job 7156:
## unified_computing_system
module unified_computing_system (
    input      [15:0] d_a,           
    input      [15:0] d_b,           
    input      [1:0]  op_code,       
    input             clk,
    input             rstn,
    input             en_a,           
    input             en_b,           
    input             en_result,      
    input             cin,            
    input             bin,            
    output reg [31:0] result,         
    output reg [15:0] remainder,      
    output reg        cout,           
    output reg        bout,           
    output reg        overflow_flag,  
    output reg        error_flag      
);
    wire [15:0] q_a;            
    wire [15:0] q_b;            
    wire [15:0] sum_result;
    wire        sum_cout;
    wire [15:0] diff_result;
    wire        diff_bout;
    wire [31:0] product_result;
    wire [15:0] quotient_result;
    wire [15:0] remainder_result;
    reg [31:0] temp_result;
    reg [15:0] temp_remainder;
    reg        temp_cout;
    reg        temp_bout;
    reg        temp_overflow;
    reg        temp_error;
    dff_16bit register_a_inst (
        .d   (d_a),
        .clk (clk),
        .rstn(rstn),
        .en  (en_a),
        .q   (q_a)
    );
    dff_16bit register_b_inst (
        .d   (d_b),
        .clk (clk),
        .rstn(rstn),
        .en  (en_b),
        .q   (q_b)
    );
    adder_16bits adder_inst (
        .a   (q_a),
        .b   (q_b),
        .cin (cin),
        .sum (sum_result),
        .cout(sum_cout)
    );
    subtractor_16bits subtractor_inst (
        .a    (q_a),
  ...
clock: 14.1 ns
lec_check: 0
cap_margin: 0
core_margin: 2
core_utilization: 72
cts_cluster_diameter: 203
cts_cluster_size: 34
setup_slack_margin: 3.33
slew_margin: 20
run.sh (not shown) runs the stock make flow with config.mk's settings and CLKGATE_MAP_FILE=.
FAIL job 7156 @ clock tree synthesis (4_1_cts): tool exited with error
Edits applied to the flow inputs when going from job 7156 to job 3084:
# job 7156
export LEC_CHECK = 0
export CAP_MARGIN = 0
export CORE_MARGIN = 2
export CORE_UTILIZATION = 72
export CTS_CLUSTER_DIAMETER = 203
export CTS_CLUSTER_SIZE = 34
export SETUP_SLACK_MARGIN = 3.33
export SLEW_MARGIN = 20
create_clock -name core_clock -period 14.1 [get_ports {clk}]
# job 3084
export LEC_CHECK = 0
export CAP_MARGIN = 20
export CORE_MARGIN = 2
export CORE_UTILIZATION = 12
export SLEW_MARGIN = 20
create_clock -name core_clock -period 33.5 [get_ports {clk}]
--- outcome ---
Job 3084 ended with every stage complete and zero timing, DRC or antenna violations. Die outline height, job 3084 vs job 7156: up by more than 100%. Compared with job 7156, placeable core area in job 3084 increased by more than 100%. Number of buffers added on ports came out exactly the same in job 3084 and job 7156. Job 7156 → job 3084: synthesized cell count held; HPWL after detailed placement went down 0.49%. [compare] base=job 7156 new=job 3084: AND-OR/OR-AND share of the synthesized area did not really move, die width picked up an extra 240 um, die size climbed 140000 um^2, final weighted congestion in routability-driven placement decreased 0.16.
Input-level comparison between job 2073 and job 3084:
# job 3084
export LEC_CHECK = 0
export CAP_MARGIN = 20
export CORE_MARGIN = 2
export CORE_UTILIZATION = 12
export SLEW_MARGIN = 20
create_clock -name core_clock -period 33.5 [get_ports {clk}]
# job 2073
export LEC_CHECK = 0
export CAP_MARGIN = 20
export CORE_MARGIN = 2
export CORE_UTILIZATION = 65
export SLEW_MARGIN = 20
create_clock -name core_clock -period 21.2 [get_ports {clk}]
==> results <==
- STATUS run=job 2073 STAGES=ALL_DONE FINAL_CHECKS=FAILED CAUSE=negative setup slack
- Final critical path time including I/O delays and setup for job 2073: 4.26 ns down relative to job 3084
- Cell area after layout of job 2073 exceeds that of job 3084 by more than 10%.
- Across both runs, share of the clock period used by the worst path after layout was higher for job 2073 than for job 3084.
diff inputs: job 2073 => job 2883
# job 2073
export LEC_CHECK = 0
export CAP_MARGIN = 20
export CORE_MARGIN = 2
export CORE_UTILIZATION = 65
export SLEW_MARGIN = 20
create_clock -name core_clock -period 21.2 [get_ports {clk}]
# job 2883
export LEC_CHECK = 0
export ABC_AREA = 1
export CAP_MARGIN = 20
export CORE_MARGIN = 2
export CORE_UTILIZATION = 67
export CTS_CLUSTER_SIZE = 97
export SLEW_MARGIN = 20
create_clock -name core_clock -period 30.0 [get_ports {clk}]
### Flow results
Job 2883 completed; timing, DRC and antenna clean. Job 2073 had finished all stages when the layout checks came back failing, citing negative setup slack. Max number of buffers other than clock buffers in the final layout across job 2073 and job 2883: job 2073. Compared with job 2073, job 2883 shows design area that has gone down by more than 10%. The overall routed net length in job 2883 sits 33% below the value recorded for job 2073. Combinational fraction of the cell area sits higher in job 2883 than in job 2073. Changes observed in job 2883 relative to job 2073: clock latency reported for the late side of the worst-skew pair has remained practically unchanged; first-pass GRT wire length has decreased.
